### flow/design.v
module positive_edge_detector(
	clk,
	in,
	out
);
input clk;
input in;
output reg out;
reg in_delay;
always @ (posedge clk)
begin
	in_delay <= in;
end
always @ (posedge clk)
begin
	out <= in & ~in_delay;
end
endmodule
module data_reg #(
        parameter APB_DW = 8
)
(
        clk,
        rst,
        i_load,
        i_data,
        o_data
);
input                           clk;
input                           rst;
input                           i_load;
input [APB_DW - 1 : 0]          i_data;
output reg [APB_DW - 1 : 0]     o_data;
always @ (posedge clk, negedge rst)
begin
        if (rst == 1'b0) begin
                o_data <= 0;
        end else
        begin
                if(i_load == 1'b1) begin
                        o_data <= i_data;
                end
        end
end
endmodule
module demux #(
        parameter RATIO = 4,
        parameter logRATIO = 2
)
( 
        i_load, 
        i_load_sel, 
        o_load
);
input                   i_load;
input   [logRATIO-1:0]  i_load_sel;
output  [RATIO-1:0]     o_load; 
genvar i;
generate 
        for (i = 0; i < RATIO; i = i + 1) begin : demux_out 
                assign o_load[i] = i_load_sel == i ? i_load : 1'b0;
        end
endgenerate
endmodule
module hwdata_mux #(
        parameter AHB_DW = 32,
        parameter APB_DW = 8,
        parameter RATIO = 4,
        parameter logRATIO = 2
)
(
        in,
        sel,
        out
);
input [AHB_DW - 1 : 0]          in;
input [logRATIO - 1 : 0]        sel;
output [APB_DW - 1 : 0]         out;
wire [APB_DW - 1 : 0] in_partial [RATIO - 1 : 0];
genvar i;
generate
        for (i = 0; i < RATIO; i = i + 1) begin : mux_inputs
                assign in_partial[i] = in [(i + 1)*APB_DW - 1 : i*APB_DW];
        end
endgenerate
assign out = in_partial[sel];
endmodule
module hrdata_reg  #(
        parameter AHB_DW = 32,
        parameter APB_DW = 8
) 
(
        clk,
        rst,
        i_PRDATA,
        i_load,
        o_HRDATA
);
localparam RATIO = AHB_DW / APB_DW;
input                   clk;
input                   rst;
input [APB_DW - 1 : 0]  i_PRDATA;
input [RATIO - 1 : 0]   i_load;
output [AHB_DW - 1 : 0] o_HRDATA;
genvar i;
generate
        for (i = 0; i < RATIO; i = i + 1) begin : regs
                data_reg #(
                        .APB_DW(APB_DW)
                )
                r_data (
                        .clk(clk),
                        .rst(rst),
                        .i_load(i_load[i]),
                        .i_data(i_PRDATA),
                        .o_data(o_HRDATA[((i+1)*APB_DW - 1): i*APB_DW])
                );
        end
endgenerate
endmodule
module fifo_memory #(
        parameter AHB_AW = 32,
        parameter AHB_DW = 32,
        parameter FIFO_SIZE = 8
)
(
        clk,
        rst_n,
        i_haddr,
        i_hwdata,
        i_hsize,
        o_haddr,
        o_hwdata,
        o_hsize,
        o_fifo_full,
        o_fifo_empty,
        i_write,
        i_read
);
localparam FIFO_WIDTH = AHB_AW + AHB_DW + 3;
localparam logSIZE = clog2(FIFO_SIZE);
input                   clk;
input                   rst_n;
input [AHB_AW - 1 : 0]  i_haddr;
input [AHB_DW - 1 : 0]  i_hwdata;
input [2 : 0]           i_hsize;
input                   i_write;
input                   i_read;
output [AHB_AW - 1 : 0] o_haddr;
output [AHB_DW - 1 : 0] o_hwdata;
output [2 : 0]          o_hsize;
output reg              o_fifo_full;
output reg              o_fifo_empty;
reg [logSIZE : 0]               r_ptr_r;                                 
reg [logSIZE : 0]               w_ptr_r;                                 
reg [AHB_AW - 1 : 0]            fifo_mem_haddr_r [FIFO_SIZE - 1 : 0];    
reg [AHB_DW - 1 : 0]            fifo_mem_hwdata_r [FIFO_SIZE - 1 : 0];   
reg [2 : 0]                     fifo_mem_hsize_r [FIFO_SIZE - 1 : 0];    
wire    fifo_we_w;               
wire    fifo_re_w;               
wire    fifo_msb_comp_w;         
wire    pointer_equal_w;         
function integer clog2 (input integer n); 
integer j; 
begin 
        if(n > 1) begin
                n = n - 1;
                for (j = 0; n > 0; j = j + 1)        
                        n = n >> 1;
                clog2 = j;
        end else
        begin
                clog2 = 1;
        end
end
endfunction
assign fifo_msb_comp_w = w_ptr_r[logSIZE] ^ r_ptr_r[logSIZE];
assign fifo_we_w = (~o_fifo_full) & i_write;
assign fifo_re_w = (~o_fifo_empty) & i_read;
assign pointer_equal_w = (w_ptr_r[logSIZE - 1 : 0] - r_ptr_r [logSIZE - 1 : 0]) ? 1'b0 : 1'b1;
always @ (*)
begin
        o_fifo_full = fifo_msb_comp_w & pointer_equal_w;
        o_fifo_empty = (~fifo_msb_comp_w) & pointer_equal_w;
end 
always @ (posedge clk)
begin
        if(fifo_we_w) begin
                fifo_mem_haddr_r[w_ptr_r[logSIZE - 1 : 0]] <= i_haddr;
                fifo_mem_hwdata_r[w_ptr_r[logSIZE - 1 : 0]] <= i_hwdata;
                fifo_mem_hsize_r[w_ptr_r[logSIZE - 1 : 0]] <= i_hsize;
        end
end
assign o_haddr = fifo_mem_haddr_r[r_ptr_r[logSIZE - 1 : 0]];
assign o_hwdata = fifo_mem_hwdata_r[r_ptr_r[logSIZE - 1 : 0]];
assign o_hsize = fifo_mem_hsize_r[r_ptr_r[logSIZE - 1 : 0]];
always @ (posedge clk, negedge rst_n)
begin
        if (rst_n == 1'b0) begin
                r_ptr_r <= 0;
        end else
        begin
                if(fifo_re_w) begin
                        r_ptr_r <= r_ptr_r + 1'b1;
                end
        end
end
always @ (posedge clk, negedge rst_n)
begin
        if (rst_n == 1'b0) begin
                w_ptr_r <= 0;
        end else
        begin
                if(fifo_we_w) begin
                        w_ptr_r <= w_ptr_r + 1'b1;
                end
        end
end
endmodule
module internal_logic #(
        parameter AHB_AW = 32,
        parameter AHB_DW = 32
)
(
        hclk,
        rst_n,
        i_haddr_read,
        i_haddr_write,
        i_hsize_read,
        i_hsize_write,
        i_hready,
        o_haddr,
        o_hsize,
        i_fifo_empty,
        i_read_transfer,
        o_start_transfer
);
input hclk;
input rst_n;
input [AHB_AW - 1 : 0]  i_haddr_read;
input [AHB_AW - 1 : 0]  i_haddr_write;
input [2:0]             i_hsize_read;
input [2:0]             i_hsize_write;
input                   i_hready;
output [AHB_AW - 1 : 0] o_haddr;
output [2:0]            o_hsize;
input                   i_fifo_empty;
input                   i_read_transfer;
output                  o_start_transfer;
wire                    w_start_read_transfer;
wire                    w_start_write_transfer;
wire                    w_fifo_not_empty_detector;
wire                    w_start_read_transfer_detector;
wire                    w_start_write_transfer_detector;
reg                     r_hready_delay;
assign o_haddr = i_fifo_empty ? i_haddr_read : i_haddr_write;
assign o_hsize = i_fifo_empty ? i_hsize_read : i_hsize_write;
assign w_start_read_transfer = i_read_transfer & i_fifo_empty;
assign w_start_write_transfer = (r_hready_delay & (~i_fifo_empty)) | w_fifo_not_empty_detector;
always @ (posedge hclk)
begin
        r_hready_delay <= i_hready;
end
assign o_start_transfer = w_start_read_transfer_detector | w_start_write_transfer_detector;  
positive_edge_detector START_READ_TRANSFER(
        .clk(hclk),
        .in(w_start_read_transfer),
        .out(w_start_read_transfer_detector)
);
positive_edge_detector START_WRITE_TRANSFER(
        .clk(hclk),
        .in(w_start_write_transfer),
        .out(w_start_write_transfer_detector)
);
positive_edge_detector FIFO_NOT_EMPTY_DETECTOR(
        .clk(hclk),
        .in(~i_fifo_empty),
        .out(w_fifo_not_empty_detector)
);
endmodule
module ahb
#(
	parameter AHB_AW = 32,
	parameter AHB_DW = 32,
        parameter APB_DW = 8
)
(
	HCLK,				 
	HRESETn,			 
	i_HADDR,			 
	o_HADDR,			 
	i_HWRITE,			 
	i_HSIZE,			 
	o_HSIZE,			 
	o_HREADY,			 
	i_HREADY,			 
	i_HSEL,			         
	o_start_read_transfer, 	         
        o_start_write_transfer,          
        i_fifo_full,                     
        i_fifo_empty,                    
	i_HRESP,			 
	o_HRESP,			 
	i_HRDATA,		         
	o_HRDATA			 
);
input                   HCLK;
input                   HRESETn;
input [(AHB_AW-1):0]    i_HADDR;
input [2:0]             i_HSIZE;
input                   i_HWRITE;
input                   i_HREADY;
input                   i_HSEL;
input [(AHB_DW-1):0]    i_HRDATA;
input                   i_HRESP;
input                   i_fifo_full;
input                   i_fifo_empty;
output reg [(AHB_AW-1):0] o_HADDR;
output reg [2:0] o_HSIZE;
output reg o_start_read_transfer;
output reg o_start_write_transfer;
output reg o_HREADY;
output reg[(AHB_DW-1):0] o_HRDATA;
output o_HRESP;
localparam [1:0]
AHB_IDLE = 2'b00,
AHB_READ = 2'b01,
AHB_WRITE = 2'b10;
reg [1:0] r_current_state;
reg [1:0] r_next_state;
always @ (posedge HCLK, negedge HRESETn)
begin
	if(HRESETn == 0) begin
		r_current_state <= AHB_IDLE;
	end else
	begin
		r_current_state <= r_next_state;
	end
end
always @ (*)
begin
	r_next_state = r_current_state;
	case(r_current_state)
		AHB_IDLE: begin
			if (i_HSEL == 1'b1) begin 
				if (i_HWRITE == 1'b1) begin
                                        r_next_state = AHB_WRITE;
                                end else
                                begin
                                        r_next_state = AHB_READ;
                                end
			end
                end
		AHB_READ: begin
			if(i_HREADY == 1'b1 && i_fifo_empty == 1'b1) begin
                                if (i_HSEL == 1'b1) begin
                                        if (i_HWRITE == 1'b1) begin
                                                r_next_state = AHB_WRITE;
                                        end
                                end else
                                begin
                                        r_next_state = AHB_IDLE;
                                end
			end
		end
                AHB_WRITE: begin
                        if (i_fifo_full == 1'b0) begin
                                if (i_HSEL == 1'b0) begin
                                        r_next_state = AHB_IDLE;
                                end else
                                begin
                                        if (i_HWRITE == 1'b0) begin
                                                r_next_state = AHB_READ;
                                        end
                                end
                        end
                end
		default: begin
			r_next_state = AHB_IDLE;
		end
	endcase
end
always @ (*)
begin
	case(r_current_state)
		AHB_IDLE: begin
			o_start_read_transfer = 1'b0;
			o_HREADY = 1'b1;
                        o_start_write_transfer = 1'b0;
		end
		AHB_READ: begin
			o_HREADY = 1'b0;
			o_start_read_transfer = 1'b1;
                        o_start_write_transfer = 1'b0;
		end
                AHB_WRITE: begin
                        o_start_read_transfer = 1'b0;
                        o_start_write_transfer = 1'b1;
                        if (i_fifo_full == 1'b1) begin
                                o_HREADY = 1'b0;
                        end else
                        begin
                                o_HREADY = 1'b1;
                        end
                end
		default: begin
			o_start_read_transfer = 1'b0;
			o_HREADY = 1'b1;
                        o_start_write_transfer = 1'b0;
		end
	endcase
end
always @ (posedge HCLK, negedge HRESETn)
begin
        if(HRESETn == 1'b0) begin
		o_HADDR <= 0;
		o_HSIZE <= 0;
	end else
	begin
                if (o_HREADY == 1'b1 && i_HSEL == 1'b1) begin
                        o_HADDR <= i_HADDR;
			o_HSIZE <= i_HSIZE;
                end
	end
end
assign o_HRESP = i_HRESP;
always @ (*)
begin
        if(o_HSIZE < APB_DW) begin
                case(APB_DW)
			16: begin
                                if (o_HADDR[0] == 1'b1) begin
                                        o_HRDATA = {i_HRDATA[7:0],i_HRDATA[AHB_DW - 1 : 8]};
                                end else
                                begin
                                        o_HRDATA = i_HRDATA;
                                end
                        end
                        32: begin
                                case (o_HADDR[1:0])
                                        2'b00: begin
                                                o_HRDATA = i_HRDATA;
                                        end
                                        2'b01: begin
                                                o_HRDATA = {i_HRDATA[7:0],i_HRDATA[AHB_DW - 1 : 8]};
                                        end
                                        2'b10: begin
                                                o_HRDATA = {i_HRDATA[15:0],i_HRDATA[AHB_DW - 1 : 16]};
                                        end
                                        2'b11: begin
                                                o_HRDATA = {i_HRDATA[23:0],i_HRDATA[AHB_DW - 1 : 24]};
                                        end
                                        default: begin
                                                o_HRDATA = i_HADDR;
                                        end
                                endcase
                        end
                        default: begin
                                o_HRDATA = i_HRDATA;
                        end
                endcase
        end else
        begin
                o_HRDATA = i_HRDATA;
        end
end
endmodule
module apb
#(
        parameter AHB_AW = 32,
        parameter APB_AW = 32,
        parameter AHB_DW = 32,
        parameter APB_DW = 8
)
(
        PCLK,                    
        PRESETn,                 
        i_HADDR,                 
        i_HSIZE,                 
        i_HWDATA,                
        o_HRESP,                 
        o_HREADY,                
        i_start_transfer,        
        o_load,                  
        i_fifo_empty,            
        o_PADDR,                 
        o_PSEL,                  
        o_PENABLE,               
        o_PWRITE,                
        o_PWDATA,                
        i_PREADY,                
        i_PSLVERR                
);
localparam APB_DW_B = APB_DW / 8;        
localparam RATIO = AHB_DW / APB_DW;      
localparam logRATIO = clog2(RATIO);       
input [(AHB_AW-1):0]    i_HADDR;
input [2:0]             i_HSIZE;
input [AHB_DW - 1 : 0]  i_HWDATA;
input                   i_start_transfer;
output [RATIO - 1 : 0]  o_load;
input                   i_fifo_empty;
output o_HREADY;
output o_HRESP;
input PCLK;
input PRESETn;
input i_PREADY;
input i_PSLVERR;
output reg[(APB_AW-1):0] o_PADDR;
output reg o_PWRITE;
output reg o_PSEL;
output reg o_PENABLE;
output [(APB_DW - 1) : 0] o_PWDATA;
reg [7:0] r_cnt;
reg [7:0] r_hsize_byte_decoded;
reg [(logRATIO - 1):0] r_load_sel;
reg hready;
localparam [1:0]
APB_IDLE = 2'b00,
APB_SETUP = 2'b01,
APB_ACCESS = 2'b10;
reg [1:0] r_current_state;
reg [1:0] r_next_state;
function integer clog2 (input integer n); 
integer j; 
begin 
        if(n > 1) begin
                n = n - 1;
                for (j = 0; n > 0; j = j + 1)        
                        n = n >> 1;
                clog2 = j;
        end else
        begin
                clog2 = 1;
        end
end
endfunction
always @ (posedge PCLK, negedge PRESETn)
begin
        if(PRESETn == 0) begin
                r_current_state <= APB_IDLE;
        end else
        begin
                r_current_state <= r_next_state;
        end
end
always @ (*)
begin
        r_next_state = r_current_state;
        case(r_current_state)
                APB_IDLE: begin
                        if(i_start_transfer == 1'b1) begin
                                r_next_state = APB_SETUP;
                        end
                end
                APB_SETUP: begin
                        r_next_state = APB_ACCESS;
                end
                APB_ACCESS: begin
                        if(i_PREADY == 1'b1) begin
                                if(r_cnt == 0) begin
                                        r_next_state = APB_IDLE;
                                end else
                                begin
                                        r_next_state = APB_SETUP;
                                end
                        end
                end
                default: begin
                r_next_state = APB_IDLE;
                end
        endcase
end
always @ (*)
begin
        case(r_current_state)
                APB_IDLE: begin
                        hready = 1'b1;
                        o_PSEL = 1'b0;
                        o_PENABLE = 1'b0;
                end
                APB_SETUP: begin
                        hready = 1'b0;
                        o_PSEL = 1'b1;
                        o_PENABLE = 1'b0;
                end
                APB_ACCESS: begin
                        hready = 1'b0;
                        o_PSEL = 1'b1;
                        o_PENABLE = 1'b1;
                end
                default: begin
                        hready = 1'b1;
                        o_PSEL = 1'b0;
                        o_PENABLE = 1'b0;
                end
        endcase
end
always @ (*)
begin
        case(i_HSIZE)
                3'b000: begin
                        r_hsize_byte_decoded = 1;
                end
                3'b001: begin
                        r_hsize_byte_decoded = 2;
                end
                3'b010: begin
                        r_hsize_byte_decoded = 4;
                end
                3'b011: begin
                        r_hsize_byte_decoded = 8;
                end
                3'b100: begin
                        r_hsize_byte_decoded = 16;
                end
                3'b101: begin
                        r_hsize_byte_decoded = 32;
                end
                3'b110: begin
                        r_hsize_byte_decoded = 64;
                end
                3'b111: begin
                        r_hsize_byte_decoded = 128;
                end
                default: begin
                        r_hsize_byte_decoded = 4;
                end
        endcase
end
always @ (posedge PCLK, negedge PRESETn)
begin
        if(PRESETn == 1'b0) begin
                r_cnt <= 0;
                r_load_sel <= 0;
        end else
        begin
                case(r_current_state) 
                        APB_IDLE: begin
                                r_load_sel <= 0;
                                if(r_hsize_byte_decoded > APB_DW_B) begin
                                        r_cnt <= r_hsize_byte_decoded;
                                end else
                                begin
                                        r_cnt <= APB_DW_B;
                                end
                        end
                        APB_SETUP: begin
                                r_cnt <= r_cnt - APB_DW_B;
                        end
                        APB_ACCESS: begin
                                if (i_PREADY == 1'b1 && r_cnt > 0) begin
                                        r_load_sel <= r_load_sel + 1'b1;
                                end
                        end
                endcase
        end
end
always @ (posedge PCLK)
begin
        if (i_fifo_empty == 1'b1) begin
                o_PWRITE <= 1'b0;
        end else
        begin
                o_PWRITE <= 1'b1;
        end
end
always @ (posedge PCLK, negedge PRESETn)
begin
        if(PRESETn == 1'b0) begin
                o_PADDR <= 0;
        end else
        begin
                case(r_current_state)
                        APB_IDLE: begin
                                o_PADDR <= i_HADDR;  
                                case (APB_DW_B)
                                        2: begin
                                                o_PADDR [0] <= 1'b0;
                                        end
                                        4: begin
                                                o_PADDR [1:0] <= 2'b0;
                                        end
                                endcase
                        end
                        APB_ACCESS: begin
                                if (i_PREADY == 1'b1) begin
                                        o_PADDR <= o_PADDR + APB_DW_B;
                                end
                        end
                endcase
        end
end
assign o_HRESP = i_PSLVERR;
generate
        if(RATIO > 1) begin
                hwdata_mux #(
                        .AHB_DW(AHB_DW),
                        .APB_DW(APB_DW),
                        .RATIO(RATIO),
                        .logRATIO(logRATIO)
                )
                HWDATA_MUX(
                        .in(i_HWDATA),
                        .sel(r_load_sel),
                        .out(o_PWDATA)
                );
        end else
        begin
                assign o_PWDATA = i_HWDATA;
        end
endgenerate
demux #(
        .RATIO(RATIO),
        .logRATIO(logRATIO)
)
load_demux(
        .i_load(i_PREADY),
        .i_load_sel(r_load_sel),
        .o_load(o_load)
);
positive_edge_detector hready_detector(
        .clk(PCLK),
        .in(hready),
        .out(o_HREADY)
);
endmodule
module ahb_to_apb_bridge
#(
        parameter AHB_AW = 32,
        parameter APB_AW = 32,
        parameter AHB_DW = 32,
        parameter APB_DW = 8,
        parameter FIFO_SIZE = 8
)
(
        HCLK,        
        HRESETn,     
        HADDR,       
        HSIZE,       
        HWDATA,      
        HWRITE,      
        HRDATA,      
        HREADY,      
        HRESP,       
        HSELAPB,     
        PADDR,       
        PSEL,        
        PENABLE,     
        PWRITE,      
        PWDATA,      
        PRDATA,      
        PREADY,      
        PSLVERR      
);
localparam RATIO = AHB_DW / APB_DW;
input                   HCLK;
input                   HRESETn;
input [(AHB_AW-1):0]    HADDR;
input [2:0]             HSIZE;
input [(AHB_DW-1):0]    HWDATA;
input                   HWRITE;
input                   HSELAPB;
output [(AHB_DW-1):0]   HRDATA;
output                  HREADY;
output                  HRESP;
input [(APB_DW-1):0]    PRDATA;
input                   PREADY;
input                   PSLVERR;
output [(APB_AW-1):0]   PADDR;
output                  PSEL;
output                  PENABLE;
output                  PWRITE;
output [(APB_DW-1):0]   PWDATA;
wire                    w_hwrite_ahb_to_apb;
wire [AHB_DW - 1 : 0]   w_hrdata_apb_to_ahb;
wire [AHB_AW - 1 : 0]   w_haddr;
wire [2:0]              w_hsize;
wire                    w_hready;
wire                    w_fifo_empty;
wire                    w_fifo_full;
wire [AHB_DW - 1 : 0]   w_hrdata_hrdata_r_to_ahb;
wire                    w_hresp_apb_to_ahb;
wire                    w_read_transfer_ahb_to_internal_logic;
wire                    w_write_transfer_ahb_to_fifo;
wire [AHB_AW - 1 : 0]   w_haddr_fifo_to_internal_logic;
wire [AHB_DW - 1 : 0]   w_hwdata_fifo_to_apb;
wire [2:0]              w_hsize_fifo_to_internal_logic;
wire [AHB_AW - 1 : 0]   w_haddr_internal_logic_to_apb;
wire [2:0]              w_hsize_internal_logic_to_apb;
wire                    w_start_transfer_internal_logic_to_apb;
wire [RATIO - 1 : 0]    w_load_apb_to_hrdata_r;
ahb #(
        .AHB_AW(AHB_AW),
        .AHB_DW(AHB_DW),
        .APB_DW(APB_DW))
AHB (
        .HCLK(HCLK),
        .HRESETn(HRESETn),
        .i_HADDR(HADDR),
        .o_HADDR(w_haddr),
        .i_HSIZE(HSIZE),
        .o_HSIZE(w_hsize),
        .i_HWRITE(HWRITE),
        .i_HRDATA(w_hrdata_hrdata_r_to_ahb),
        .o_HRDATA(HRDATA),
        .i_HREADY(w_hready),
        .o_HREADY(HREADY),
        .i_HRESP(w_hresp_apb_to_ahb),
        .o_HRESP(HRESP),
        .i_HSEL(HSELAPB),
        .o_start_read_transfer(w_read_transfer_ahb_to_internal_logic),
        .o_start_write_transfer(w_write_transfer_ahb_to_fifo),
        .i_fifo_full(w_fifo_full),
        .i_fifo_empty(w_fifo_empty)
);
fifo_memory #(
        .AHB_AW(AHB_AW),
        .AHB_DW(AHB_DW),
        .FIFO_SIZE(FIFO_SIZE))
FIFO_MEMORY(
        .clk(HCLK),
        .rst_n(HRESETn),
        .i_haddr(w_haddr),
        .i_hwdata(HWDATA),
        .i_hsize(w_hsize),
        .o_haddr(w_haddr_fifo_to_internal_logic),
        .o_hwdata(w_hwdata_fifo_to_apb),
        .o_hsize(w_hsize_fifo_to_internal_logic),
        .o_fifo_full(w_fifo_full),
        .o_fifo_empty(w_fifo_empty),
        .i_write(w_write_transfer_ahb_to_fifo),
        .i_read(w_hready)
);
internal_logic #(
        .AHB_AW(AHB_AW),
        .AHB_DW(AHB_DW))
INTERNAL_LOGIC(
        .hclk(HCLK),
        .rst_n(HRESETn),
        .i_haddr_read(w_haddr),
        .i_haddr_write(w_haddr_fifo_to_internal_logic),
        .i_hsize_read(w_hsize),
        .i_hsize_write(w_hsize_fifo_to_internal_logic),
        .i_hready(w_hready),
        .o_haddr(w_haddr_internal_logic_to_apb),
        .o_hsize(w_hsize_internal_logic_to_apb),
        .i_fifo_empty(w_fifo_empty),
        .i_read_transfer(w_read_transfer_ahb_to_internal_logic),
        .o_start_transfer(w_start_transfer_internal_logic_to_apb)
); 
hrdata_reg #(
        .AHB_DW(AHB_DW),
        .APB_DW(APB_DW))
HRDATA_REG (
        .clk(HCLK),
        .rst(HRESETn),
        .i_PRDATA(PRDATA),
        .i_load(w_load_apb_to_hrdata_r),
        .o_HRDATA(w_hrdata_hrdata_r_to_ahb)
);
apb #(
        .AHB_AW(AHB_AW),
        .APB_AW(APB_AW),
        .AHB_DW(AHB_DW),
        .APB_DW(APB_DW))
APB (
        .PCLK(HCLK),                         
        .PRESETn(HRESETn),                   
        .i_HADDR(w_haddr_internal_logic_to_apb),             
        .i_HSIZE(w_hsize_internal_logic_to_apb),            
        .i_HWDATA(w_hwdata_fifo_to_apb),          
        .o_HRESP(w_hresp_apb_to_ahb),            
        .o_HREADY(w_hready),          
        .i_start_transfer(w_start_transfer_internal_logic_to_apb),    
        .i_fifo_empty(w_fifo_empty),
        .o_PADDR(PADDR),                       
        .o_PENABLE(PENABLE),                   
        .o_PSEL(PSEL),                         
        .i_PREADY(PREADY),                     
        .o_PWRITE(PWRITE),                     
        .i_PSLVERR(PSLVERR),                   
        .o_PWDATA(PWDATA),                     
        .o_load(w_load_apb_to_hrdata_r)
);
endmodule
### flow/run.sh
#!/bin/bash
# the make line also repeats each setting of config.mk as NAME=value (left out here)
make -C /OpenROAD-flow-scripts/flow DESIGN_CONFIG=/design/flow/config.mk WORK_HOME=/design/flow/orfs CLKGATE_MAP_FILE= finish
### flow/config.mk
export PLATFORM = sky130hd
export DESIGN_NAME = ahb_to_apb_bridge
export DESIGN_NICKNAME = ahb_to_apb_bridge
export VERILOG_FILES = /design/flow/design.v
export SDC_FILE = /design/flow/constraint.sdc
export NUM_CORES = 4
export LEC_CHECK = 0
export CAP_MARGIN = 20
export CORE_MARGIN = 2
export CORE_UTILIZATION = 72
export CTS_CLUSTER_SIZE = 49
export HOLD_SLACK_MARGIN = 0.27
export SLEW_MARGIN = 20
### flow/constraint.sdc
create_clock -name core_clock -period 3.87 [get_ports {HCLK}]
set_input_delay 0.7740 -clock core_clock [delete_from_list [all_inputs] [get_ports {HCLK}]]
set_output_delay 0.7740 -clock core_clock [all_outputs]
set_load 0.01 [all_outputs]
==> results of run 1 <==
## per-stage QoR
stage	total power, mW	setup WS (ps)	hold slack [ps]
floorplan	9.88	-67.8	367
CTS	17.7	3.31	387
finish	17.8	-90.5	383
detailed placement	11.2	248	379
global placement	11.1	290	372
global route	18.3	-125	404
## routing by layer
layer  vias to the layer above  share of wire  global-route usage  routed length [µm]
met3                       145          0.091              0.0518                5830
met2                       947           0.51               0.553               32800
li1                       6097              -                   -                   -
met5                         -              0                   0                   0
met4                         0          0.031               0.115                1960
met1                      7508           0.37               0.467               23700
## what timing repair did
| action | CTS | global route |
|---|---|---|
| buffers inserted | 9 | 1 |
| cloned | 2 | 1 |
| endpoints found under the hold margin | 8 | 0 |
| setup endpoints to repair | 8 | 7 |
| pin swaps | 8 | 7 |
| resized | 29 | 11 |
| hold buffers | 1 | 0 |
## cell type report
class | count | area [µm²] | share of cell area
repair buffers | 208 | 2220 | 0.0706
well taps | 468 | 586 | 0.0186
clock inverters | 39 | 527 | 0.0167
multi-input cells | 661 | 7070 | 0.224
flip-flops and latches | 668 | 19400 | 0.615
clock buffers | 77 | 1670 | 0.0530
inverters | 13 | 56.3 | 0.00179
==> run summary, run 1 <==
The flow completed. The flow ran to the end, but the layout failed its checks. The checks that failed: negative setup slack. Simple-gate portion of the synthesized area landed at 0.0395.

Overall die height landed at 197 µm. Looking at the clock tree report, the maximum root-to-sink buffer count equals 3. Starting DRC count in detailed routing landed at 1,793. The placed instances occupy a cell area of 0.0291 mm². Synthesized cell area landed at 0.0268 mm².

Static power due to leakage landed at 10.5 nW. Yosys-reported design area after synthesis landed at 0.0268 mm². The portion of synthesized area spent on multiplexers is 0.166. Post-placement cell count landed at 2,006.

STA lists the startpoint of the worst hold path as APB.hready_detector.in_delay. The first global-routing pass estimated 94,300 µm of wire. Aggregate global routing overflow landed at 0. Internal power of the cells landed at 13.4 mW.

Looking at the reg2reg group, the worst path ends at FIFO_MEMORY.fifo_mem_haddr_r[1][19]. The worst setup path is captured at an output port. The startpoint identified for the worst register-to-register timing path is FIFO_MEMORY.r_ptr_r[0]. Looking at the critical path, the highest net fanout was 5.

Delay contributed by the slowest stage of the critical path landed at 590 ps. For this design the total switching power over the nets is 4.44 mW. The number of buffers and inverters on the critical path is 3.

After the flow finishes, the layout carries non-filler instances totaling 2,134. Post-synthesis cell count from yosys landed at 1,418. The most common cell in the synthesized netlist is sky130_fd_sc_hd__edfxtp_1.

Largest voltage drop on the vdd net landed at 0.595 mV. Clock-pin slew on the worst setup and hold paths landed at 60 ps. The arrival time of data at the worst endpoint is listed as 3190 ps. Summed over all instances, the cell type with the most area after synthesis is sky130_fd_sc_hd__edfxtp_1. H-tree level count landed at 2. Sequential group power landed at 8.69 mW. Per STA, the worst path accumulates the most delay in the family multiplexers.

The critical path in the final layout is reported with a setup slack of -90.5 ps. Max-capacitance violation count landed at 0. Compared with the post-synthesis result, the final layout area differs by 17.6%. The cell-mix breakdown from Yosys lists the XOR/XNOR area share as 0.0127.

Post-synthesis sequential area ratio landed at 0.723. For this run, the post-layout net count is 1,706. In the final report, the number of pins over their slew limit comes to 0. Of all power groups, the one with the highest power is registers.

Final antenna diode count landed at 0. The worst register-to-register path has a depth of 9. Initial standard-cell utilization of the core landed at 0.732. Switching power as a fraction of the total was reported as 0.249. Yosys shows that the main logic family after synthesis is multiplexers. Across all layers, the routed design uses 14.7k vias. Total wire length after detailed routing landed at 64,300 µm. For this run, design rule violations remaining after detail routing come to 0. At the later pin of the worst-skew pair, clock insertion delay measures 640 ps.

Maximum clock frequency landed at 0.252 GHz. X dimension of the die landed at 197 µm. Number of warning messages in the yosys log landed at 7. The signal on the critical path passes through buf_12 -> buf_8 -> mux4_2 -> mux2_2 -> a222oi_1 -> mux2i_1 -> buf_2. Number of cells on the worst hold path landed at 1. Count of distinct cell types in the synthesized netlist landed at 66. Counting endpoints that fail hold in the final report gives 0. The cell-mix breakdown from Yosys lists the compound-gate area share as 0.0369. For reference, the top cells by area after synthesis are sky130_fd_sc_hd__edfxtp_1, sky130_fd_sc_hd__dfrtp_1, sky130_fd_sc_hd__mux4_2, sky130_fd_sc_hd__mux2_2, sky130_fd_sc_hd__mux2_4.

Setup TNS landed at -90.5 ps. TritonCTS built the clock tree. Worst-case clock skew landed at 31.4 ps.

In this run, CTS created clock tree buffers numbering 61. Setup slack of the worst register-to-register path landed at 600 ps. The worst setup path is launched from a flop.

Across all checked pins, the minimum headroom to the slew limit is 0.260. Share of flip-flops with an asynchronous set or reset landed at 0.184. Counting every net in the synthesized netlist gives 1,511. After routing the design area is 0.0315 mm².

The placement report lists the number of port buffers as 155. The initial antenna violation count is 0. Following the worst setup path forward leads to its endpoint at PWDATA[6]. Chip footprint landed at 0.0388 mm². The via count of the first global-routing pass came to 15.4k. Counting the fill cells in the layout gives 1,501. The final timing summary puts the cycle share of the worst path at 1.02. Gate count after technology mapping landed at 1,418.

The data required time reported for the critical path is 3100 ps. Per the CTS log, the root buffer master is sky130_fd_sc_hd__clkbuf_16. Summed over all nets, the half-perimeter wirelength after detailed placement is 32,400 µm. Fraction of power consumed by the clock network landed at 0.377. Routed length per instance landed at 30.1 µm. Total number of clock tree sinks landed at 668. The commonest cells after synthesis are sky130_fd_sc_hd__edfxtp_1, sky130_fd_sc_hd__mux4_2, sky130_fd_sc_hd__dfrtp_1. Top cell type's share of synthesized area landed at 0.601. Global placer's final weighted congestion landed at 0.834. The share of total power dissipated in combinational logic is 0.135. For this run, the share of the core covered by cells in the final layout is 0.860. Synthesized flop and latch total landed at 668. Share of synthesized cell area in full adder, half adder and majority cells landed at 0.00561. Instance count on the critical path landed at 7. Post-route antenna net violation count landed at 0.

Part of the total power dissipated in sequential elements landed at 0.488. The worst setup path is of the reg2out kind. The clock network consumes a total of 6.71 mW. Number of enable-type register cells in the synthesized netlist landed at 536. Looking at the cell usage after synthesis, the top flip-flop cell is sky130_fd_sc_hd__edfxtp_1. Detailed-route vias per instance landed at 6.89. Final-report setup violation count landed at 1. Per the STA report, the cell with the highest stage delay on the worst path is sky130_fd_sc_hd__a222oi_1.

Count of tool warnings landed at 37. The smallest clock period supported by the final layout is computed as 3960 ps. Setup repair after global routing could not meet its margin everywhere. Power per cell area landed at 565 mW/mm². In the global route stage, overall resource usage came out at 0.334. Post-synthesis area per instance landed at 18.9 µm². Slew at the pin closest to its max-slew limit landed at 1110 ps. Combinational gate power landed at 2.41 mW. Cell row count landed at 70.

For this design the top-level I/O count stands at 158. The core region is 0.0366 mm². Maximum number of pins on one net before global-route repair landed at 116. The most critical setup path has its startpoint at FIFO_MEMORY.r_ptr_r[0]. The endpoint of the worst hold path is reported as APB.hready_detector.out.

Number of iterations in the first detailed-routing pass landed at 6. The worst hold path belongs to the class reg2reg.
==> run 2, diff against run 1 <==
- ABC_AREA: default -> 1
- CAP_MARGIN: 20 -> 5
- CELL_PAD_IN_SITES_DETAIL_PLACEMENT: default -> 1
- CELL_PAD_IN_SITES_GLOBAL_PLACEMENT: default -> 2
- CORE_ASPECT_RATIO: default -> 0.52
- CORE_MARGIN: 2 -> 10
- CORE_UTILIZATION: 72 -> 47
- CTS_CLUSTER_DIAMETER: default -> 42
- CTS_CLUSTER_SIZE: 49 -> 78
- GPL_ROUTABILITY_DRIVEN: default -> 0
- HOLD_SLACK_MARGIN: 0.27 -> default
- MAX_ROUTING_LAYER: default -> met5
- MIN_ROUTING_LAYER: default -> met2
- PLACE_DENSITY_LB_ADDON: default -> 0.28
- SETUP_SLACK_MARGIN: default -> 0.74
- SLEW_MARGIN: 20 -> 10
- TNS_END_PERCENT: default -> 80
- clock period: 3.87 -> 7.14 ns (I/O delays scaled with it)
==> run 2 against run 1 <==
Compared with the run above:
- now clean on timing, DRC and antenna
- sequential share of layout area down 1.2 points
- sequential power down 37%
- power down 23%
- register-to-register slack better by 1500 ps
- utilization down 32 points
- synthesized area up 4.9%
==> run summary, run 2 <==
The flow completed. The count of nets left with antenna violations once routing finished came out at 0. For reference, the critical path is launched at FIFO_MEMORY.r_ptr_r[0]. For this sky-water flow run, the detailed-routed wirelength per cell is reported as 25.4 µm. X dimension of the die landed at 359 µm. Gate count after technology mapping landed at 2,573.

In the global route stage, overall resource usage came out at 0.367. For reference, the top logic cell family by area is simple AND/OR/NAND/NOR gates. Number of warning messages in the yosys log landed at 7. Starting DRC count in detailed routing landed at 4,241. For this block, the via count after detailed routing is 27.0k.

In this run the critical register-to-register path is launched from FIFO_MEMORY.r_ptr_r[0]. Share of flip-flops with an asynchronous set or reset landed at 0.184. The die is 196 µm tall.

Broken down by cell family, the worst path's largest delay share belongs to buffers and inverters. Number of setup buffers added after CTS landed at 0. Global route summary, busiest routing layer listed as met3. After synthesis, the share of cell area in mux cells is 0.00107. The global route stage reports its total congestion overflow as 0.

The sequential cells in the finished layout cover a total of 0.0194 mm². Yosys-reported design area after synthesis landed at 0.0281 mm². Count of distinct cell types in the synthesized netlist landed at 44. In the final design database the tool counted 2,761 nets.

Global routing usage on met1 landed at 0. Between clock sinks in the finished design, the worst skew comes to 33.2 ps. Looking at the hold checks, the worst path lands on INTERNAL_LOGIC.START_READ_TRANSFER.out. By count the netlist is led by sky130_fd_sc_hd__nand2_1, sky130_fd_sc_hd__edfxtp_1, sky130_fd_sc_hd__nor2_1. Dividing the final minimum period by the clock period gives 0.803.

Checking max transition, the worst relative margin is 0.147. Simple-gate portion of the synthesized area landed at 0.170. Entering global routing, the biggest net connects 234 pins. Dividing the detail-routed via count by the number of cells gives 7.70. The share of the core area taken by cells at floorplan is 0.477.

Along the critical path, the tally of buffer and inverter instances is 3. Final routed DRC violation total landed at 0. Final core utilization landed at 0.545. The first global-routing pass estimated 134,000 µm of wire. Power per cell area landed at 430 mW/mm². Sequential group power landed at 5.47 mW. Per STA, the library cell used most along the worst path is sky130_fd_sc_hd__nand2_1.

Total of cells resized after clock tree synthesis landed at 0. Maximum fanout encountered on the critical timing path landed at 152. H-tree level count landed at 2. Combinational gate power landed at 5.18 mW. Counting flops with a built-in enable in the synthesized netlist gives 536. Net count entering floorplan landed at 2,666. The total area inside the core boundary comes to 0.0589 mm². For reference, the placement row count at floorplan is 64. In the final layout, the fill cell count is 6,271. Total area of multi-input combinational cells landed at 0.00774 mm². Logic depth along the worst register-to-register path is recorded as 10. Counting the buffers created by CTS gives 47. Overall power of the completed layout landed at 13.8 mW. The initial antenna violation count was 0.

Max-capacitance violation count landed at 0. The global routing report lists met2 layer usage as 0.407. Synthesis inferred 668 register bits.

The cell sitting at the root of the clock tree is a sky130_fd_sc_hd__clkbuf_16. Setup repair after global routing left no endpoint under its margin. Max-slew check failures listed in the final report amount to 0. Count of tool warnings landed at 40. Top cell type's share of synthesized area landed at 0.573. Part of the total power dissipated in sequential elements landed at 0.397. Power spent charging and discharging nets landed at 5.99 mW. The power report attributes to the clock group a share of 0.228. Looking at the clock tree report, the maximum root-to-sink buffer count equals 3. STA classifies the critical path endpoint as an output port. STA reports the tightest min-delay check as being of type reg2reg. CTS saw 668 sinks.

Via count of the first global-routing pass landed at 30.8k. Setup slack closes at 1410 ps. The critical path is of the reg2out type.

Placed wire-length estimate after detailed placement landed at 52,800 µm. Total wire length after detailed routing landed at 89,100 µm. On met3, the global router reports a usage of 0.528. Before any placement, the netlist area is recorded as 0.0281 mm². Input and output buffers added on the ports amount to 155. For the worst-skew pair, the clock arrives at the later sink with an insertion delay of 640 ps. TritonCTS built the clock tree. For the worst reg-to-reg path, the endpoint reported by OpenROAD is FIFO_MEMORY.fifo_mem_hwdata_r[4][4]. Post-placement cell count landed at 3,411. After synthesis, the mean cell area works out to 10.9 µm². Largest voltage drop on the vdd net landed at 0.328 mV. Worst slack at placement landed at 2190 ps. The final report gives the standard cell area, fillers excluded, as 0.0321 mm². Maximum clock frequency landed at 0.175 GHz.

The signal on the critical path passes through inv_6 -> buf_12 -> o21ai_0 -> o22ai_1 -> nand2_1 -> nand2_1 -> a21oi_1 -> nor2_1 -> clkdlybuf4s50_1. Post-synthesis cell count from yosys landed at 2,573. Number of cells on the worst hold path landed at 1.

For the worst setup path, the data required time is 5710 ps. Post-route worst hold slack landed at 396 ps. Among all stages on the critical path, the maximum delay recorded is 950 ps.

After routing, the total negative slack on setup checks comes to 0 ps. In this run the most critical hold path is launched from INTERNAL_LOGIC.START_READ_TRANSFER.in_delay. Number of endpoints with negative hold slack in the final report landed at 0. Summing all placed instances gives a cell area of 0.0303 mm². Switching part of the total power landed at 0.434.

Power attributed to the clock group is 3.15 mW. Number of placed I/O pins landed at 158. Post-synth the commonest register cell is sky130_fd_sc_hd__edfxtp_1. Per Yosys stat, the portion of area used by sequential elements is 0.689. Slew at the pin closest to its max-slew limit landed at 1280 ps. Internal power of the cells landed at 7.81 mW. Setup slack of the worst register-to-register path landed at 2090 ps. The flow ran to the end and the layout has no timing, DRC or antenna violations.

On the worst setup and hold paths after CTS, the clock-pin slew comes to 90 ps. Endpoint arrival time on the critical path landed at 4300 ps. Ranked by power, first place goes to registers.

Post-layout instance count excluding filler cells landed at 3,511. Shortest clock period the worst path allows after layout landed at 5730 ps. The report puts the hold buffer count at CTS at 0. In this run, the synthesized area fraction spent on adder and majority cells is recorded as 0.00534. Of the total synthesized cell area, the portion taken by AND-OR and OR-AND cells is 0.0918.

According to the report, the first pass of detailed routing completed in 8 iterations. Post-synthesis xor/xnor area fraction landed at 0.00410. Static power due to leakage landed at 11.9 nW. The slowest stage of the critical path belongs to the cell sky130_fd_sc_hd__inv_6. STA classifies the critical path startpoint as a flop. The synthesis stats list as the most numerous cell sky130_fd_sc_hd__nand2_1.

After floorplanning, the die was sized to cover 0.0705 mm². The synthesized design spends more area on one cell type than any other, namely sky130_fd_sc_hd__edfxtp_1. Area growth from synthesis to layout landed at 14.3%. Of the total power, combinational logic draws 0.375. According to the timing report, the critical path is captured at PWDATA[3]. Walking the critical path from launch to capture passes 9 cell instances. Yosys attributes the largest share of cell area to sky130_fd_sc_hd__edfxtp_1, sky130_fd_sc_hd__dfrtp_1, sky130_fd_sc_hd__nand2_1, sky130_fd_sc_hd__nor2_1, sky130_fd_sc_hd__o21ai_0. The last timing report of the flow puts the setup violation total at 0.
## run 2: routing by layer
metal | up-vias | wire [µm]
li1 | 9058 | -
met1 | 9219 | 0
met2 | 8046 | 42700
met3 | 679 | 40100
met4 | 34 | 5060
met5 | - | 1180
## run 2: final cells by class
type	count	share of cell area
Sequential cell	668	0.603
Multi-Input combinational cell	1660	0.241
Timing Repair Buffer	181	0.0566
Clock buffer	51	0.0381
Tap cell	792	0.0308
Clock inverter	37	0.0167
Inverter	110	0.0130
Antenna cell	12	0.000935
==> run 3, diff against run 2 <==
- ABC_AREA: 1 -> default
- CAP_MARGIN: 5 -> 20
- CELL_PAD_IN_SITES_DETAIL_PLACEMENT: 1 -> default
- CELL_PAD_IN_SITES_GLOBAL_PLACEMENT: 2 -> default
- CORE_ASPECT_RATIO: 0.52 -> default
- CORE_MARGIN: 10 -> 2
- CORE_UTILIZATION: 47 -> 18
- CTS_CLUSTER_DIAMETER: 42 -> default
- CTS_CLUSTER_SIZE: 78 -> default
- GPL_ROUTABILITY_DRIVEN: 0 -> default
- MAX_ROUTING_LAYER: met5 -> default
- MIN_ROUTING_LAYER: met2 -> default
- PLACE_DENSITY_LB_ADDON: 0.28 -> default
- SETUP_SLACK_MARGIN: 0.74 -> default
- SLEW_MARGIN: 10 -> 20
- TNS_END_PERCENT: 80 -> default
- clock period: 7.14 -> 9.35 ns (I/O delays scaled with it)
==> run 3 against run 2 <==
Compared with the run above:
- sequential cell count did not move
- highest routed layer unchanged
- clock power fell by 14%
- global-route usage fell by 28 points
- clock skew fell by 11 ps
- power fell by 47%
- critical path type unchanged
==> run summary, run 3 <==
The flow completed. The flow ran to the end and the layout has no timing, DRC or antenna violations. Per the timing report, the most critical flop-to-flop path finishes at FIFO_MEMORY.fifo_mem_haddr_r[2][4]. Per report_power, the Combinational row totals 1.07 mW.

Largest voltage drop on the vdd net landed at 0.112 mV. The main area contributors are sky130_fd_sc_hd__edfxtp_1, sky130_fd_sc_hd__dfrtp_1, sky130_fd_sc_hd__mux4_2, sky130_fd_sc_hd__mux2_2, sky130_fd_sc_hd__mux2_4. Counting along the longest clock path gives a buffer depth of 3. Post-synthesis area per instance landed at 18.9 µm². The report lists the number of cells resized after CTS as 0.

The switching portion of total power comes to 0.262. Of the combinational cells, the family taking the most area is multiplexers. Share of flip-flops with an asynchronous set or reset landed at 0.184. Delay contributed by the slowest stage of the critical path landed at 970 ps.

X dimension of the die landed at 390 µm. Setup TNS landed at 0 ps. Net count reported at finish landed at 1,680. Number of endpoints with negative hold slack in the final report landed at 0. The portion of synthesized area spent on multiplexers is 0.166. The first routing iteration left 961 violations.

At the later pin of the worst-skew pair, clock insertion delay measures 640 ps. Summed over all routing layers, the global router reports a total usage of 0.0878. Per the OpenROAD floorplan log, the area of the core is 0.148 mm². Worst-case clock skew landed at 21.9 ps. The final timing report derives a shortest allowable period of 6210 ps. Worst slack at placement landed at 3590 ps.

The tightest min-delay check is of the reg2reg type. Top cell type's share of synthesized area landed at 0.601. The power report attributes to the combinational group a share of 0.145. Part of the total power dissipated in sequential elements landed at 0.487. Count of tool warnings landed at 31. Of all nets on the critical path, the largest fanout is 98.

Summing every instance area after synthesis gives 0.0268 mm². Post-layout period usage of the worst path landed at 0.664. In this run, the synthesized area fraction spent on and/or/nand/nor cells is recorded as 0.0395. The post-CTS hold buffer count recorded in the log is 0.

In the final report, the number of pins over their slew limit comes to 0. For the worst reg-to-reg path, the startpoint reported by OpenROAD is FIFO_MEMORY.r_ptr_r[0]. Static power due to leakage landed at 10.2 nW. Post-layout worst setup margin landed at 3140 ps. The commonest register cell is sky130_fd_sc_hd__edfxtp_1.

Final-report setup violation count landed at 0. Count of vias placed by the detailed router landed at 13.5k. The cell-mix breakdown from Yosys lists the adder-cell area share as 0.00561. In the synthesized netlist, the cells that appear most often are sky130_fd_sc_hd__edfxtp_1, sky130_fd_sc_hd__mux4_2, sky130_fd_sc_hd__dfrtp_1. For reference, the clock transition at the flip-flops on the worst setup and hold paths is 60 ps. Count of port buffers added during placement landed at 155.

Global routing finished with a remaining overflow of 0. The worst setup path is captured at an output port. Setup repair after global routing left no endpoint under its margin. Instance count on the critical path landed at 6. Buffer and inverter count on the worst path landed at 2. Looking at the post-CTS report, the setup buffer insertion count equals 0.

The area recorded from the Yosys report for this design is 0.0268 mm². Power per cell area landed at 225 mW/mm². The pre-antenna-repair detailed-routing pass consisted of 5 iterations. CTS saw 668 sinks. The finished layout holds 3,569 standard cells, fillers aside. The worst register-to-register path has a depth of 8.

For this run, the register share of the synthesized area comes to 0.723. The most frequently used library cell after synthesis is sky130_fd_sc_hd__edfxtp_1. Maximum clock frequency landed at 0.161 GHz. Cell row count landed at 141. Number of enable-type register cells in the synthesized netlist landed at 536. The cell count after synthesis came out at 1,418. Sorting the Yosys area breakdown by cell type puts at the top sky130_fd_sc_hd__edfxtp_1. Post-synthesis xor/xnor area fraction landed at 0.0127. Placed wire-length estimate after detailed placement landed at 41,000 µm. Including well taps, the total number of placed cells is 3,447. Per the STA report, the cell with the highest stage delay on the worst path is sky130_fd_sc_hd__dfrtp_4.

The finished layout reports a core utilization of 0.222. The pin closest to its max-slew limit shows a slew of 1050 ps. Buffers inserted during clock tree synthesis total 68.

Initial standard-cell utilization of the core landed at 0.181. In the routed design, unresolved DRC markers number 0. Power spent charging and discharging nets landed at 1.94 mW. The worst hold path terminates at INTERNAL_LOGIC.START_WRITE_TRANSFER.out. Endpoint arrival time on the critical path landed at 4340 ps. TritonCTS built the clock tree. Fraction of power consumed by the clock network landed at 0.368. Chip footprint landed at 0.152 mm². Counting the warning lines in the Yosys log gives 7. Pin placement for this block handled 158 I/O pins. From bottom edge to top edge, the die measures 390 µm. Detailed-route vias per instance landed at 3.78. Initial antenna violation count landed at 8. Maximum number of pins on one net before global-route repair landed at 99. H-tree level count landed at 3. For this run, the script counts the antenna cells in the layout as 0. The number of maximum-capacitance violations recorded for the run is 0. The synthesized netlist contains 66 unique library cells. Global placer's final weighted congestion landed at 0.711. Global-route wire length before repair landed at 98,900 µm. Post-route antenna net violation count landed at 0. The internal portion of the total power is 5.44 mW. The net count after synthesis is 1,511. The wire length recorded after detailed routing is 67,200 µm. The startpoint identified for the worst hold timing path is INTERNAL_LOGIC.START_WRITE_TRANSFER.in_delay. Remaining max-slew budget at the tightest pin landed at 0.303. Setup slack of the worst register-to-register path landed at 4310 ps. Synthesized flop and latch total landed at 668. Via count of the first global-routing pass landed at 14.2k. Of the total synthesized cell area, the portion taken by AND-OR and OR-AND cells is 0.0369. The report gives the cell count of the worst hold path as 1. For reference, the critical path is captured by PWDATA[3]. The critical path is of the reg2out type. The flow measured a signed area growth from synthesis to layout of 22.4%.

Routed length per instance landed at 18.8 µm. STA classifies the critical path startpoint as a flop. In this run the worst setup path begins at FIFO_MEMORY.r_ptr_r[0].

In this run the critical path is formed by buf_12 -> mux4_2 -> mux2_2 -> a222oi_1 -> mux2i_1 -> clkdlybuf4s50_1. Power consumed by the clock network landed at 2.71 mW. The required time at the worst endpoint is listed as 7480 ps. The synthesized netlist was found by Yosys to have 1,418 cells.

CTS placed an instance of sky130_fd_sc_hd__clkbuf_16 at the clock tree root. Sequential group power landed at 3.60 mW. The timing report attributes the biggest portion of critical-path delay to buffers and inverters. Looking at the group totals, the largest power group turns out to be registers.
[run 3: metal layers]
| metal | vias up | GRT usage | routed length [µm] |
|---|---|---|---|
| met5 | - | 0 | 16 |
| met4 | 4 | 0.0281 | 1280 |
| met3 | 81 | 0.0287 | 5060 |
| met2 | 328 | 0.144 | 32100 |
| met1 | 7061 | 0.109 | 28700 |
| li1 | 6033 | - | - |
[run 3: per-stage QoR]
step           hold slack, ps  total power, mW  area (µm²)
6_report                  383             7.38       32800
4_1_cts                   381             7.49       32800
3_3_place_gp              372             4.74       30600
2_1_floorplan             367             4.09       26800
5_1_grt                   401             7.70       32800
3_5_place_dp              373             4.75       30600
[run 3: final cells by class]
| cell class | count | area, µm² |
|---|---|---|
| Fill cell | 15200 | 115000 |
| Sequential cell | 668 | 19400 |
| Multi-Input combinational cell | 661 | 7030 |
| Tap cell | 1930 | 2410 |
| Clock buffer | 79 | 1760 |
| Timing Repair Buffer | 175 | 1720 |
| Clock inverter | 43 | 437 |
| Inverter | 13 | 51.3 |
==> run 4, diff against run 3 <==
- ABC_AREA: default -> 0
- CELL_PAD_IN_SITES_GLOBAL_PLACEMENT: default -> 0
- CORE_ASPECT_RATIO: default -> 1.44
- CORE_MARGIN: 2 -> 9
- CORE_UTILIZATION: 18 -> 65
- CTS_CLUSTER_DIAMETER: default -> 42
- CTS_CLUSTER_SIZE: default -> 29
- MAX_ROUTING_LAYER: default -> met4
- PLACE_DENSITY_LB_ADDON: default -> 0.26
- clock period: 9.35 -> 8.06 ns (I/O delays scaled with it)
==> run 4 against run 3 <==
Compared with the run above:
- synthesized area did not move
- global-route usage rose by 16 points
- still clean on timing, DRC and antenna
- clock power fell by 6%
- synthesized cell count did not move
- register-to-register slack got worse by 1100 ps
- highest routed layer is now met4
- worst setup slack got worse by 880 ps
- count of clock-buffer cells in the layout fell by 30
- first-iteration DRC count rose by 32%
==> run summary, run 4 <==
The flow completed. The run finished with no timing, DRC or antenna violations. Area taken by flip-flops and latches landed at 0.0194 mm². Synthesized flop and latch total landed at 668. Looking at the hold checks, the worst path lands on INTERNAL_LOGIC.START_WRITE_TRANSFER.out. Combinational share of power landed at 0.149. Count of fill cells added during filler insertion landed at 2,239. Net count entering floorplan landed at 1,511.

The final max-slew violation count recorded for this run is 0. The CTS report gives the tree buffer count as 46. Net count reported at finish landed at 1,664. Number of iterations in the first detailed-routing pass landed at 5. Shortest clock period the worst path allows after layout landed at 5800 ps. Total wire length after detailed routing landed at 58,300 µm.

Worst slack at placement landed at 2800 ps. By area, the combinational part of the netlist is dominated by multiplexers. The die covers 0.0490 mm². At the end of the flow the core is filled with cells to 0.757.

Starting DRC count in detailed routing landed at 1,269. In this run, the synthesized area fraction spent on adder and majority cells is recorded as 0.00561. By count the netlist is led by sky130_fd_sc_hd__edfxtp_1, sky130_fd_sc_hd__mux4_2, sky130_fd_sc_hd__dfrtp_1. Maximum fanout encountered on the critical timing path landed at 45. Of the post-synthesis cell area, the dominant cell type holds 0.601. Fraction of power consumed by the clock network landed at 0.322. Measured in cells, the most critical reg-to-reg path has a length of 8. Routability-driven placement finished with a final weighted congestion of 0.864.

Worst-case clock skew landed at 24.6 ps. Synthesized cell area landed at 0.0268 mm². Maximum clock frequency landed at 0.172 GHz. Post-synthesis sequential area ratio landed at 0.723. For the worst reg-to-reg path, the startpoint reported by OpenROAD is FIFO_MEMORY.r_ptr_r[0]. For this run, the detailed router reports a per-instance via density of 6.50. The tightest min-delay check is of the reg2reg type. Internal power of the cells landed at 5.76 mW. Looking at the reg2reg group, the worst path ends at FIFO_MEMORY.fifo_mem_hwdata_r[5][15].

Final-report setup violation count landed at 0. Compound-cell area share of the yosys netlist landed at 0.0369. Per the post-synthesis report, the number of cells in the design is 1,418. Remaining max-slew budget at the tightest pin landed at 0.297. Final routed DRC violation total landed at 0.

The tree is rooted in a sky130_fd_sc_hd__clkbuf_16. Each instance of the synthesized netlist takes up on average 18.9 µm². Static power due to leakage landed at 10.0 nW. Of the total power, the share spent switching nets is 0.269.

In this run the layout overhead on the synthesized area is reported as 14.3%. Delay contributed by the slowest stage of the critical path landed at 1000 ps. For this design, Yosys synthesis ends with a cell count of 1,418. The critical path goes through buf_4 -> mux4_2 -> mux2_2 -> a222oi_1 -> mux2i_1 -> clkdlybuf4s50_1. Per the synthesis report, the dominant area consumer among library cells is sky130_fd_sc_hd__edfxtp_1.

The pin closest to its max-slew limit shows a slew of 1050 ps. Share of flip-flops with an asynchronous set or reset landed at 0.184. According to the timing report, the critical path is captured at PWDATA[2]. Number of warning messages in the yosys log landed at 7. The flow reported a cell area power density of 257 mW/mm². Placed wire-length estimate after detailed placement landed at 35,100 µm. The largest share of the power goes to registers.

Aggregate global routing overflow landed at 0. After routing, the total negative slack on setup checks comes to 0 ps. The report gives the cell count of the worst hold path as 1.

The gate-level netlist out of Yosys references 66 unique cell types. The floorplan step set the die height to 262 µm. Maximum clock path buffer count landed at 3. Including well taps, the total number of placed cells is 2,062. The number of gates resized after CTS was 0. Power spent charging and discharging nets landed at 2.12 mW. Post-route worst hold slack landed at 387 ps. For this run, the leading register cell type out of synthesis is sky130_fd_sc_hd__edfxtp_1. TritonCTS built the clock tree. The first global-routing pass estimated 89,700 µm of wire. In this run, synthesis inferred 536 flip-flops with an integrated enable. Combinational gate power landed at 1.17 mW. The cell-mix breakdown from Yosys lists the simple-gate area share as 0.0395. Sequential group power landed at 4.17 mW. During placement, the flow inserted port buffers numbering 155. Sorting the synthesized cells by area gives the leading types as sky130_fd_sc_hd__edfxtp_1, sky130_fd_sc_hd__dfrtp_1, sky130_fd_sc_hd__mux4_2, sky130_fd_sc_hd__mux2_2, sky130_fd_sc_hd__mux2_4. Power consumed by the clock network landed at 2.54 mW. For reference, the critical path is launched at FIFO_MEMORY.r_ptr_r[0]. The multi-input combinational cells in the finished layout cover a total of 0.00703 mm².

Entering global routing, the biggest net connects 71 pins. Setup repair after global routing left no endpoint under its margin. Looking at hold timing, the worst path starts from INTERNAL_LOGIC.START_WRITE_TRANSFER.in_delay. Routed length per instance landed at 27.1 µm. Part of the total power dissipated in sequential elements landed at 0.529. Buffer and inverter count on the worst path landed at 2.

STA classifies the critical path startpoint as a flop. Across the run, the number of max-cap violations was 0. Instance count on the critical path landed at 6. Clock-pin slew on the worst setup and hold paths landed at 90 ps. Largest voltage drop on the vdd net landed at 0.277 mV. Across all register-to-register paths, the minimum setup slack is 3190 ps. Number of hold-repair buffers added at the cts stage landed at 0. Insertion delay of the later-clocked pin in the worst-skew pair landed at 590 ps. Endpoint arrival time on the critical path landed at 4190 ps. Power comes to 7.88 mW. 158 I/O pins were placed.

The via count of the first global-routing pass is 14.7k. Measured along the x axis, the die boundary spans 187 µm. The critical path is of the reg2out type.

Yosys-reported design area after synthesis landed at 0.0268 mm². Nets still carrying antenna violations after routing amount to 0. Area of the core region landed at 0.0404 mm². Portion of netlist area occupied by mux cells landed at 0.166. The post-placement cell area is 0.0289 mm². Total global routing track utilization landed at 0.248. Initial standard-cell utilization of the core landed at 0.663. The final report gives the standard cell area, fillers excluded, as 0.0306 mm². Of the total synthesized cell area, the portion taken by XOR and XNOR cells is 0.0127. STA classifies the critical path endpoint as an output port. Setup slack on the critical path of the routed design comes to 2260 ps. According to the timing report, the data required time at the worst endpoint equals 6450 ps. Post-layout instance count excluding filler cells landed at 2,151. The initial antenna violation count was 3. TritonCTS reports the number of clock sinks as 668. Per the STA report, the cell with the highest stage delay on the worst path is sky130_fd_sc_hd__dfrtp_4.

The stage logs contain a warning count of 31. Per the repair_timing log after CTS, setup buffers inserted total 0. Hold-check failures listed in the final report amount to 0. H-tree level count landed at 2.

Broken down by cell family, the worst path's largest delay share belongs to buffers and inverters. Among all cell types in the netlist, the one instantiated most often is sky130_fd_sc_hd__edfxtp_1. Post-route period utilization is reported as 0.720. The final route contains 14.0k vias. Row generation in the floorplan step produced 88 rows.
==> run 4: layer usage <==
layer | vias to the layer above | track usage | wire [µm]
met5 | - | - | 0
met4 | 0 | 0.0880 | 1980
met3 | 106 | 0.0351 | 3740
met2 | 573 | 0.430 | 31300
met1 | 7285 | 0.295 | 21400
li1 | 6011 | - | -
==> run 4: layout make-up <==
type,instances,share of cell area
Sequential cell,668,0.633
Multi-Input combinational cell,661,0.230
Timing Repair Buffer,181,0.0587
Clock buffer,49,0.0387
Tap cell,540,0.0221
Clock inverter,36,0.0158
Inverter,13,0.00168
Antenna cell,3,0.000245
==> run 5, diff against run 4 <==
- CELL_PAD_IN_SITES_GLOBAL_PLACEMENT: 0 -> default
- CORE_ASPECT_RATIO: 1.44 -> default
- CORE_MARGIN: 9 -> 2
- CORE_UTILIZATION: 65 -> 40
- CTS_CLUSTER_DIAMETER: 42 -> 217
- CTS_CLUSTER_SIZE: 29 -> default
- GPL_TIMING_DRIVEN: default -> 0
- HOLD_SLACK_MARGIN: default -> 0.09
- MAX_ROUTING_LAYER: met4 -> default
- PLACE_DENSITY_LB_ADDON: 0.26 -> default
- clock period: 8.06 -> 8.97 ns (I/O delays scaled with it)
==> run 5 against run 4 <==
Compared with the run above:
- critical path type unchanged
- critical endpoint is now PWDATA[1]
- worst setup slack gained 830 ps
- critical path depth grew 1
- count of clock-buffer cells in the layout grew 57
- sequential power shrank 9.8%
- highest routed layer is now met5
- synthesized cell count is the same
- sequential cell count is the same
- synthesized area is the same
==> run summary, run 5 <==
The flow completed. The script parses the final routing iteration and logs DRC violations as 0. Once the clock tree was built, the setup fixing pass inserted 0 buffers. For this design the top-level I/O count stands at 158. Number of warning messages in the yosys log landed at 7.

The via count of the first global-routing pass was 15.0k. Pins over their slew limit in the final report were tallied at 0. On the critical path, the stage with the largest delay is an instance of sky130_fd_sc_hd__a222oi_1. The kind of cell with the highest combined delay along the critical path is buffers and inverters. Per the gpl log, the routability congestion estimate is 0.844. Yosys-reported design area after synthesis landed at 0.0268 mm². The critical path maximum fanout is 10.

In this run, the synthesized area fraction spent on xor and xnor cells is recorded as 0.0127. Per the post-route antenna check, the number of violating nets is 0. STA classifies the critical path startpoint as a flop. Across all checked pins, the minimum headroom to the slew limit is 0.288. The type recorded for the worst min-delay path is reg2reg. The power report puts the net switching power at 1.91 mW. Among the non-sequential cells, multiplexers take the most area.

Looking at hold timing, the worst path starts from INTERNAL_LOGIC.START_READ_TRANSFER.in_delay. Total wire length after detailed routing landed at 65,000 µm. When the netlist entered floorplanning its net count stood at 1,511. Number of endpoints with negative hold slack in the final report landed at 0.

Net count reported at finish landed at 1,787. The report gives the cell count of the worst hold path as 1. Setup slack of the worst register-to-register path landed at 4220 ps. Endpoint arrival time on the critical path landed at 4090 ps. Averaged over all synthesized cells, the footprint is 18.9 µm². Routed length per instance landed at 24.9 µm. Of all cell types, the one taking the most synthesized area is sky130_fd_sc_hd__edfxtp_1. TritonCTS built the clock tree. The share of the core area taken by cells at floorplan is 0.406.

Summed over the clock group, the power is 2.94 mW. OpenROAD emitted warnings numbering 31. Per the skew report, the later register of the worst-skew pair sees a clock latency of 610 ps. The first detailed-routing pass took 5 iterations. At the pin with the least slew margin, the transition time is 1070 ps. In this run the layout overhead on the synthesized area is reported as 21.8%. Of the synthesized area, sequential elements account for 0.723.

Buffer and inverter count on the worst path landed at 3. Top cell type's share of synthesized area landed at 0.601. Clock-pin slew on the worst setup and hold paths landed at 60 ps. The cell sitting at the root of the clock tree is a sky130_fd_sc_hd__clkbuf_16. Switching power as a fraction of the total was reported as 0.246.

The netlist uses 66 different library cells. Final-report setup violation count landed at 0. After layout, the minimum clock period comes to 5890 ps. Final antenna diode count landed at 0. Initial antenna violation count landed at 3. The post-synth register bit count is 668.

Looking at the hold checks, the worst path lands on INTERNAL_LOGIC.START_READ_TRANSFER.out. Overall die height landed at 263 µm. Across the routed clock network, the largest skew measured is 18.8 ps. According to the timing report, the critical path is launched from FIFO_MEMORY.r_ptr_r[1]. Starting DRC count in detailed routing landed at 1,400.

Summed over all cells, the static leakage comes to 10.8 nW. H-tree level count landed at 3. Traced cell by cell, the critical path runs through buf_2 -> buf_1 -> mux4_2 -> mux2_2 -> a222oi_1 -> mux2i_1 -> clkdlybuf4s50_1.

Combinational share of power landed at 0.135. Global-route wire length before repair landed at 97,500 µm. Count of port buffers added during placement landed at 156. The chip occupies 0.0690 mm².

Share of synthesized cell area in full adder, half adder and majority cells landed at 0.00561. Dividing the detail-routed via count by the number of cells gives 5.53. Area of the core region landed at 0.0660 mm². The critical path runs through a total of 7 cells. The synthesis stats list as the most numerous cell sky130_fd_sc_hd__edfxtp_1. In the synthesized netlist, the cells that appear most often are sky130_fd_sc_hd__edfxtp_1, sky130_fd_sc_hd__mux4_2, sky130_fd_sc_hd__dfrtp_1. STA lists the endpoint of the worst register-to-register path as FIFO_MEMORY.fifo_mem_hwdata_r[1][20]. Max-capacitance violation count landed at 0. In this run, power in combinational logic comes to 1.05 mW. Sorting the synthesized cells by area gives the leading types as sky130_fd_sc_hd__edfxtp_1, sky130_fd_sc_hd__dfrtp_1, sky130_fd_sc_hd__mux4_2, sky130_fd_sc_hd__mux2_2, sky130_fd_sc_hd__mux2_4. Maximum number of pins on one net before global-route repair landed at 73. Looking at the setup timing report, the critical path kind is reg2out. In this run the critical register-to-register path is launched from FIFO_MEMORY.r_ptr_r[1]. Counting every instance in the synthesized netlist gives 1,418. Post-placement cell count landed at 2,484. Compound-cell area share of the yosys netlist landed at 0.0369. Required time of the critical path landed at 7180 ps. Post-route worst hold slack landed at 384 ps. Setup repair after global routing left no endpoint under its margin. In this run, post-CTS repair resized a total of 0 instances.

Number of enable-type register cells in the synthesized netlist landed at 536. The routed layout has 14.4k vias. Fraction of power consumed by the clock network landed at 0.379. According to the timing report, the critical path is captured at PWDATA[1]. Maximum clock frequency landed at 0.170 GHz.

Cell row count landed at 94. Post-layout period usage of the worst path landed at 0.656. Of the total power, registers draw 0.485. Total number of clock tree sinks landed at 668.

Power per cell area landed at 238 mW/mm². In this run, the synthesized area fraction spent on and/or/nand/nor cells is recorded as 0.0395. Post-synthesis cell count from yosys landed at 1,418. Post-layout instance count excluding filler cells landed at 2,613. Aggregate global routing overflow landed at 0. Sequential group power landed at 3.76 mW. Number of hold-repair buffers added at the cts stage landed at 0.

Largest voltage drop on the vdd net landed at 0.129 mV. Share of flip-flops with an asynchronous set or reset landed at 0.184. The number of clock buffers added by TritonCTS is 72.

The largest share of the power goes to registers. In the power breakdown, the internal column shows 5.85 mW. Total global routing track utilization landed at 0.190.

Delay contributed by the slowest stage of the critical path landed at 610 ps. In this run the cell area of the synthesized design comes to 0.0268 mm². Count of cells along the worst register-to-register path landed at 13. The flow ran to the end and the layout has no timing, DRC or antenna violations. Placed wire-length estimate after detailed placement landed at 44,200 µm. The commonest register cell is sky130_fd_sc_hd__edfxtp_1. The worst setup path is captured at an output port. X dimension of the die landed at 263 µm. Maximum clock path buffer count landed at 3. After synthesis, the share of cell area in mux cells is 0.166.
-- run 5: final cells by class --
cell class / instances / area, µm²
clock inverters: 23 / 265
clock buffers: 106 / 2100
fillers: 5395 / 33400
plain buffers: 76 / 397
multi-input cells: 661 / 7030
repair buffers: 202 / 2330
inverters: 13 / 51.3
well taps: 864 / 1080
flip-flops and latches: 668 / 19400
-- run 5: metal layers --
metal | wire, µm | global-route usage
met4 | 1830 | 0.0590
met1 | 27700 | 0.259
met5 | 24 | 0
met3 | 4250 | 0.0453
met2 | 31200 | 0.304
-- run 5: through the flow --
step | TNS, ps | power, mW | util | worst slack [ps] | instance area (µm²)
floorplan | 0 | 4.26 | - | 1860 | 26800
finish | 0 | 7.75 | 0.494 | 3080 | 32600
detailed placement | 0 | 4.87 | 0.458 | 3670 | 30200
global route | 0 | 8.03 | 0.494 | 2910 | 32600
global placement | -806620 | 4.84 | 0.446 | -4390 | 29400
CTS | 0 | 7.82 | 0.494 | 3000 | 32600
Power figures rest on the tool's default switching activity, not on a simulated workload.
